==> inputs of run a <==
==> flow/design.v <==
module  rgb_hsv(
	input                         clk,
	input                         rst,	
	input	     [7:0]            rgb_r,
	input	     [7:0]            rgb_g,
	input	     [7:0]            rgb_b,	
	output reg [8:0] 			  hsv_h, 
	output reg [7:0] 			  hsv_s, 
	output reg [7:0] 			  hsv_v  
);
reg [7:0] top; 
reg [13:0] top_60; 
reg [2:0] rgb_se;
reg [2:0] rgb_se_n; 
reg [7:0] max; 
reg [7:0] min; 
reg [7:0] max_min; 
reg [7:0] hsv_s_m;
reg [7:0] max_n;
reg [7:0] division; 
wire r_g, r_b, g_b;
assign r_g = (rgb_r > rgb_g)? 1'b1:1'b0; 
assign r_b = (rgb_r > rgb_b)? 1'b1:1'b0; 
assign g_b = (rgb_g > rgb_b)? 1'b1:1'b0; 
always @ (posedge clk or negedge rst)
begin
	if (!rst)
	begin
		max <= 8'd0;
		min <= 8'd0;
		top <= 8'd0;
		rgb_se <= 3'b010;
	end
	else 
	begin
	case ({r_g,r_b,g_b})
	3'b000:
			begin 
			max <= rgb_b;
			min <= rgb_r;
			top <= rgb_g - rgb_r; 
			rgb_se <= 3'b000;
			end
	3'b001:
			begin 
			max <= rgb_g;
			min <= rgb_r;
			top <= rgb_b - rgb_r; 
			rgb_se <= 3'b001;
			end
	3'b011:
			begin 
			max <= rgb_g;
			min <= rgb_b;
			top <= rgb_r - rgb_b; 
			rgb_se <= 3'b011;
			end
	3'b100:
			begin 
			max <= rgb_b;
			min <= rgb_g;
			top <= rgb_r - rgb_g; 
			rgb_se <= 3'b100;
			end
	3'b110:
			begin 
			max <= rgb_r;
			min <= rgb_g;
			top <= rgb_b - rgb_g; 
			rgb_se <= 3'b110;
			end
	3'b111:
			begin 
			max <= rgb_r;
			min <= rgb_b;
			top <= rgb_g - rgb_b; 
			rgb_se <= 3'b111;
			end
	default
			begin
			max <= 8'd0;
			min <= 8'd0;
			top <= 8'd0;
			rgb_se <= 3'b010;
			end
	endcase
end
end
always @ (posedge clk or negedge rst)
begin
	if (!rst)
		begin
		top_60 <= 14'd0;
		rgb_se_n <= 3'b010;
		max_min <= 8'd0;
		max_n <= 8'd0;
		end
	else
		begin
		top_60 <= {top,6'b000000} - {top,2'b00}; 
		rgb_se_n <= rgb_se;
		max_min <= max - min;
		max_n <= max;
		end
end
always @ (*)
begin
	division = (max_min > 8'd0) ? top_60 / max_min : 8'd240; 
end
always @ (posedge clk or negedge rst)
begin
	if (!rst)
		hsv_h <= 9'd0;
	else 
	begin
	case (rgb_se_n)
	3'b000:
			hsv_h <= 9'd240 - division; 
	3'b001:
			hsv_h <= 9'd120 + division; 
	3'b011:
			hsv_h <= 9'd120 - division; 
	3'b100:
			hsv_h <= 9'd240 + division; 
	3'b110:
			hsv_h <= 9'd360 - division; 
	3'b111:
			hsv_h <= division; 
	default
			hsv_h <= 9'd0;
	endcase
end
end
always @ (*)
begin
	hsv_s_m = (max_n > 8'd0)? ((max_min == max_n) ? 8'd255 : {max_min[7:0],8'b00000000} / max_n) : 8'd0;
end
always@(posedge clk or negedge rst)
begin
	if (!rst)
      hsv_s <= 8'd0;
	else
	hsv_s <= hsv_s_m;
end
always@(posedge clk or negedge rst)
begin
  if (!rst)
  hsv_v <= 8'd0;
  else
  hsv_v <= max_n;
 end
endmodule
module HSVComparator (
    input   clk,
    input wire [8:0] hsv_get_h, hsv_get_s, hsv_get_v,
    input wire [8:0] hsv_set_h, hsv_set_s, hsv_set_v,
    input wire [2:0] threshold_level,
    output reg [1:0] similar_flag  
);
parameter THRESHOLD1_H = 60, THRESHOLD1_S = 32, THRESHOLD1_V = 32;   
parameter THRESHOLD2_H = 15, THRESHOLD2_S = 8,  THRESHOLD2_V = 8;  
parameter THRESHOLD3_H = 10, THRESHOLD3_S = 5,  THRESHOLD3_V = 5;  
parameter THRESHOLD4_H = 5,  THRESHOLD4_S = 3,  THRESHOLD4_V = 3;   
reg [8:0] h_diff, s_diff, v_diff;
function [8:0] abs_diff;
    input [8:0] a, b;
    if (a > b) begin
        abs_diff = a - b;
    end else begin
        abs_diff = b - a;
    end
endfunction
always @(posedge clk) begin
    similar_flag <= 2'b0;  
    h_diff = abs_diff(hsv_get_h, hsv_set_h);
    s_diff = abs_diff(hsv_get_s, hsv_set_s);
    v_diff = abs_diff(hsv_get_v, hsv_set_v);
    if (h_diff > 180) begin
        h_diff = 360 - h_diff;
    end
    if ({hsv_set_h,hsv_set_s,hsv_set_v} == 24'b0)begin
        similar_flag <= 2'b10;
    end
    else begin
    case(threshold_level)
        3'b000: begin  
            if (h_diff <= THRESHOLD1_H && s_diff <= THRESHOLD1_S && v_diff <= THRESHOLD1_V) begin
                similar_flag <= 2'b01;  
            end
        end
        3'b001: begin  
            if (h_diff <= THRESHOLD2_H && s_diff <= THRESHOLD2_S && v_diff <= THRESHOLD2_V) begin
                similar_flag <= 2'b01;  
            end
        end
        3'b010: begin  
            if (h_diff <= THRESHOLD3_H && s_diff <= THRESHOLD3_S && v_diff <= THRESHOLD3_V) begin
                similar_flag <= 2'b01;  
            end
        end
        3'b111: begin  
            if (h_diff <= THRESHOLD4_H && s_diff <= THRESHOLD4_S && v_diff <= THRESHOLD4_V) begin
                similar_flag <= 2'b01;  
            end
        end
        default: ;  
    endcase 
    end
end
endmodule
module color_match (
    input  wire       clk,
    input  wire       rst_n,
    input  wire [7:0] get_r,
    input  wire [7:0] get_g,
    input  wire [7:0] get_b,
    input  wire [7:0] set_r,
    input  wire [7:0] set_g,
    input  wire [7:0] set_b,
    input  wire [2:0] threshold_level,
    output wire [8:0] get_h,
    output wire [7:0] get_s,
    output wire [7:0] get_v,
    output wire [8:0] set_h,
    output wire [7:0] set_s,
    output wire [7:0] set_v,
    output wire [1:0] similar_flag
);
    rgb_hsv rgb_hsv_get_inst (
        .clk   (clk),
        .rst   (rst_n),
        .rgb_r (get_r),
        .rgb_g (get_g),
        .rgb_b (get_b),
        .hsv_h (get_h),
        .hsv_s (get_s),
        .hsv_v (get_v)
    );
    rgb_hsv rgb_hsv_set_inst (
        .clk   (clk),
        .rst   (rst_n),
        .rgb_r (set_r),
        .rgb_g (set_g),
        .rgb_b (set_b),
        .hsv_h (set_h),
        .hsv_s (set_s),
        .hsv_v (set_v)
    );
    HSVComparator HSVComparator_inst (
        .clk             (clk),
        .hsv_get_h       (get_h),
        .hsv_get_s       ({1'b0, get_s}),
        .hsv_get_v       ({1'b0, get_v}),
        .hsv_set_h       (set_h),
        .hsv_set_s       ({1'b0, set_s}),
        .hsv_set_v       ({1'b0, set_v}),
        .threshold_level (threshold_level),
        .similar_flag    (similar_flag)
    );
endmodule
==> flow/run.sh <==
#!/bin/bash
# the make line also repeats each setting of config.mk as NAME=value (left out here)
make -C /OpenROAD-flow-scripts/flow DESIGN_CONFIG=/design/flow/config.mk WORK_HOME=/design/flow/orfs CLKGATE_MAP_FILE= finish
==> flow/config.mk <==
export PLATFORM = sky130hd
export DESIGN_NAME = color_match
export DESIGN_NICKNAME = color_match
export VERILOG_FILES = /design/flow/design.v
export SDC_FILE = /design/flow/constraint.sdc
export NUM_CORES = 4
export LEC_CHECK = 0
export ABC_AREA = 1
export CAP_MARGIN = 25
export CORE_ASPECT_RATIO = 0.65
export CORE_MARGIN = 10
export CORE_UTILIZATION = 39
export CTS_CLUSTER_DIAMETER = 342
export CTS_CLUSTER_SIZE = 60
export GPL_ROUTABILITY_DRIVEN = 0
export GPL_TIMING_DRIVEN = 1
export HOLD_SLACK_MARGIN = 0.18
export MAX_ROUTING_LAYER = met4
export MIN_ROUTING_LAYER = met2
export PLACE_DENSITY_LB_ADDON = 0.2
export SLEW_MARGIN = 15
export TNS_END_PERCENT = 10
==> flow/constraint.sdc <==
create_clock -name core_clock -period 19.4 [get_ports {clk}]
set_input_delay 3.8800 -clock core_clock [delete_from_list [all_inputs] [get_ports {clk}]]
set_output_delay 3.8800 -clock core_clock [all_outputs]
set_load 0.01 [all_outputs]
==> run b: changes against run a <==
ABC_AREA = unset   (was 1)
CAP_MARGIN = 20   (was 25)
CORE_ASPECT_RATIO = unset   (was 0.65)
CORE_MARGIN = 2   (was 10)
CORE_UTILIZATION = 40   (was 39)
CTS_CLUSTER_DIAMETER = unset   (was 342)
CTS_CLUSTER_SIZE = unset   (was 60)
GPL_ROUTABILITY_DRIVEN = unset   (was 0)
GPL_TIMING_DRIVEN = unset   (was 1)
HOLD_SLACK_MARGIN = unset   (was 0.18)
MAX_ROUTING_LAYER = unset   (was met4)
MIN_ROUTING_LAYER = unset   (was met2)
PLACE_DENSITY = 0.6   (was unset)
PLACE_DENSITY_LB_ADDON = unset   (was 0.2)
SLEW_MARGIN = 20   (was 15)
TNS_END_PERCENT = unset   (was 10)
==> flow/constraint.sdc (replaced) <==
create_clock -name core_clock -period 28.0 [get_ports {clk}]
set_input_delay 5.6000 -clock core_clock [delete_from_list [all_inputs] [get_ports {clk}]]
set_output_delay 5.6000 -clock core_clock [all_outputs]
set_load 0.01 [all_outputs]
==> comparison table <==
quantity                                                                    run b                       run a
Number of inverters outside the clock class in the layout                     316                         797
Number of antenna violations at the first check in global routing               0                           6
Routed met2 length                                                       45.60 mm                    58.26 mm
Final period demand of the worst path                                   26,710 ps                   23,190 ps
Total negative setup slack                                                   0 ps                  -60,120 ps
Clock skew                                                               18.42 ps                    27.33 ps
CLK BUF                                                                        17                          19
Per-cell routed wire length                                              17.88 µm                    17.76 µm
Total die area                                                         85,440 µm²                  96,950 µm²
Logic gate fraction of the total cell area                                 72.80%                      56.98%
Number of distinct library cells after synthesis                              120                          74
Data required time of the critical path                                 28,360 ps                   19,780 ps
Worst relative slew slack                                                  32.16%                      26.46%
Vias per cell                                                               5.806                       7.285
Result of the run                                                  finished clean  complete, but fails checks
Layout check failures                                                           -        negative setup slack
Most heavily used metal layer in global routing                              met2                        met3
Number of gates given a new drive strength after cts                           17                         144
